P:
// dut
module dut #(
    parameter int DATAW = 16
)(
    input  wire                 clk,
    input  wire                 rst_n,
    input  wire                 in_valid,
    output wire                 in_ready,
    input  wire signed [DATAW-1:0] in_data,
    output reg                  out_valid,
    input  wire                 out_ready,
    output reg signed [2*DATAW-1:0] out_data
);
Size in the first run: about 1100 cells after synthesis, ~0.010 mm2 of cells after synthesis.
==> flow/config.mk <==
export PLATFORM = sky130hd
export DESIGN_NAME = dut
export DESIGN_NICKNAME = dut
export VERILOG_FILES = /design/flow/design.v
export SDC_FILE = /design/flow/constraint.sdc
export NUM_CORES = 4
export LEC_CHECK = 0
export CAP_MARGIN = 20
export CORE_ASPECT_RATIO = 1.14
export CORE_MARGIN = 2
export CORE_UTILIZATION = 40
export CTS_CLUSTER_DIAMETER = 379
export CTS_CLUSTER_SIZE = 100
export HOLD_SLACK_MARGIN = 0.06
export PLACE_DENSITY_LB_ADDON = 0.3
export SETUP_SLACK_MARGIN = -0.75
export SLEW_MARGIN = 0
export TNS_END_PERCENT = 20
==> flow/constraint.sdc <==
create_clock -name core_clock -period 7.5 [get_ports {clk}]
set_input_delay 1.5000 -clock core_clock [delete_from_list [all_inputs] [get_ports {clk}]]
set_output_delay 1.5000 -clock core_clock [all_outputs]
set_load 0.01 [all_outputs]
run.sh (not shown) runs the stock make flow with config.mk's settings and CLKGATE_MAP_FILE=.
Modified inputs, Q compared to P
Settings: changing SLEW_MARGIN from 0 to 20; removing CTS_CLUSTER_DIAMETER (formerly 379); setting PLACE_DENSITY to 0.6 for the first time; removing CORE_ASPECT_RATIO (formerly 1.14); changing TNS_END_PERCENT from 20 to 5; changing SETUP_SLACK_MARGIN from -0.75 to 1.12; removing HOLD_SLACK_MARGIN (formerly 0.06); removing PLACE_DENSITY_LB_ADDON (formerly 0.3); changing CORE_UTILIZATION from 40 to 65; removing CTS_CLUSTER_SIZE (formerly 100).
==> comparison <==
Re area of all placed cells without fillers: Q is 0.0011 mm2 up on P. In Q, worst setup slack after placement is lower than in P. Final critical-path share of the clock period: Q and P compared, lower one is Q. Against P, wire length of the first global-routing pass in Q came out worse. Clock latency on the worst-skew pair: P vs Q — no meaningful difference. Between Q and P, the sequential cell area share is higher for P. Going from P to Q, overall die width shrank by more than 10%. Comparing Q and P, the lower buffering overhead was measured on P. Q — total die area 0.010 mm2 lower, P as reference.
For R, these inputs were changed with respect to Q:
Settings: SETUP_SLACK_MARGIN no longer set, was 1.12; CORE_UTILIZATION now 56, was 65; SLEW_MARGIN now 40, was 20; TNS_END_PERCENT no longer set, was 5.
[compare] base=Q new=R: number of clock buffer instances in the layout has increased, post-route minimum period saw an increase, area of all placed cells without fillers -about 8%.
### R -> S
Settings: PLACE_DENSITY_LB_ADDON: unset -> 0.3; CTS_CLUSTER_SIZE: unset -> 100; CORE_UTILIZATION: 56 -> 40; PLACE_DENSITY: 0.6 -> unset; SLEW_MARGIN: 40 -> 0; CTS_CLUSTER_DIAMETER: unset -> 379; TNS_END_PERCENT: unset -> 20; SETUP_SLACK_MARGIN: unset -> -0.52.
Findings:
- Summary of S over R: sequential share of layout area ~0 delta, count of cell instances traversed by the critical path +5.0%, multi-input logic portion of the cell area ~0 delta.
- The end of the critical path comes out out_data[30] in one run and out_data[27] in the other, namely in R and S respectively.
- Compared with R, S shows wire length of the first global-routing pass that has gone down by a few percent.
### S -> T
Settings: CELL_PAD_IN_SITES_GLOBAL_PLACEMENT: unset -> 3; CTS_CLUSTER_DIAMETER: 379 -> 395; PLACE_DENSITY_LB_ADDON: 0.3 -> unset; SLEW_MARGIN: 0 -> 20; TNS_END_PERCENT: 20 -> 5; SETUP_SLACK_MARGIN: -0.52 -> -0.66; PLACE_DENSITY: unset -> 0.57.
==> comparison <==
- Clock skew: T lower than S
- As far as core area goes, S and T are indistinguishable; the numbers are identical.
- From S to T the numbers moved as follows: clock-buffer cell count decreased by 2 relative to the old numbers, number of cells in the design after placement increased by 1.7% relative to the old numbers.

== run 1 ==
Starting RTL as in the previous note.
## dut
module dut #(
    parameter int DATAW = 16
)(
    input  wire                 clk,
    input  wire                 rst_n,
    input  wire                 in_valid,
    output wire                 in_ready,
    input  wire signed [DATAW-1:0] in_data,
    output reg                  out_valid,
    input  wire                 out_ready,
    output reg signed [2*DATAW-1:0] out_data
);
Settings: LEC_CHECK=0, ABC_AREA=1, CAP_MARGIN=20, CORE_MARGIN=2, CORE_UTILIZATION=57, CTS_CLUSTER_DIAMETER=178, CTS_CLUSTER_SIZE=88, PLACE_DENSITY=0.6, SETUP_SLACK_MARGIN=-0.48, SLEW_MARGIN=40; clock period 6.19 ns.
Complete run, failing final checks: run 1, reason setup timing.
Input changes introduced in run 2 (baseline for comparison: run 1):
Settings: changing SETUP_SLACK_MARGIN from -0.48 to -0.15; removing CTS_CLUSTER_DIAMETER (formerly 178); removing CTS_CLUSTER_SIZE (formerly 88); removing PLACE_DENSITY (formerly 0.6); changing SLEW_MARGIN from 40 to 20; changing CORE_UTILIZATION from 57 to 70; removing ABC_AREA (formerly 1); changing the clock period (ns, I/O delays scaled along) from 6.19 to 6.26.
Findings:
- Layout checks on run 2: not met. Flow itself completed; violations: setup timing.
- Run 1 vs run 2, start point of the critical path: in_data[4] vs in_data[7]
- | number of library cell types mapped by synthesis | higher: run 2 |
- Compared with run 1, run 2 shows a xor-xnor portion of the synthesized cell area that is 1.6 points higher.
- Compared with run 1, run 2 shows a cell area that is 310 sq um higher.
- Note that the number of signal-net buffers in the layout recorded for run 1 amounts to 0.77 times the value seen in run 2.
- Re met2 track utilization from global routing: run 2 is 24 points up on run 1.
- In the final design statistics, run 2 uses fewer standard cells in total than run 1.
--- input diff run 2..run 3 ---
Settings: PLACE_DENSITY: unset -> 0.76; SETUP_SLACK_MARGIN: -0.15 -> -0.44; TNS_END_PERCENT: unset -> 5; CORE_UTILIZATION: 70 -> 72; the clock period (ns, I/O delays scaled along): 6.26 -> 5.83.
- Min global placer's final weighted congestion across run 2 and run 3: run 3
- Sort run 2 and run 3 by number of rows in the core area asc -> top: run 3
- Placed standard-cell area, run 2 and run 3, lower one = run 3.
- Number of instances in the placed design (run 3 over run 2): decrease, 13
- Run 2 completed end to end; final checks failed (setup timing).
- In the summary table, run 3 is marked failed, with error ODB-0269 raised in 5_1_grt.
- Post-synthesis async set-or-reset flop share came out exactly the same in run 2 and run 3.
- Re detailed placement HPWL: run 2 was lower than run 3.
- As far as synthesized area is concerned, run 3 and run 2 perform about the same.
- Of run 2 and run 3, run 3 shows the lower number of resized instances in the post-cts repair step, with run 2 above it.
- Against run 2, run 3 comes in 2.5 points higher on fraction of the core area occupied by cells at floorplan.
- NOTE area enclosed by the die boundary run 2->run 3 decreased by a few percent
[inputs] run 4 vs run 3
Settings: a deleted TNS_END_PERCENT that had been 5; a change of CORE_UTILIZATION from 72 to 40; a deleted SETUP_SLACK_MARGIN that had been -0.44; a change of PLACE_DENSITY from 0.76 to 0.6; a change of the clock period (ns, I/O delays scaled along) from 5.83 to 7.29.
==> results <==
Run 3 failed in 5_1_grt with ODB-0269. The final layout from run 4, which completed every stage, passed the timing, DRC and antenna checks at the end of the flow. In terms of number of levels in the clock H-tree, run 4 and run 3 differ only marginally. Sequential cell area fraction in the yosys report came out exactly the same in run 3 and run 4. In the flow results for run 3 and run 4, the placement row count is larger on run 4. [run 4] cell total after placement rose about 4% relative to run 3. From run 3 to run 4 the numbers moved as follows: die area grew by 77%, post-CTS setup buffer count went down. | routability-driven placement congestion ratio | run 4 vs run 3 | 7.2% lower |.
[inputs] run 5 vs run 4
Settings: a change of the clock period (ns, I/O delays scaled along) from 7.29 to 7.5.
==> comparison <==
- Looking at start point of the critical path, the in_data[6] result is from run 4; the in_data[12] one comes from run 5.
- Run 5 vs. run 4: critical path buffer and inverter count down 1; placed cell count down about 2%.
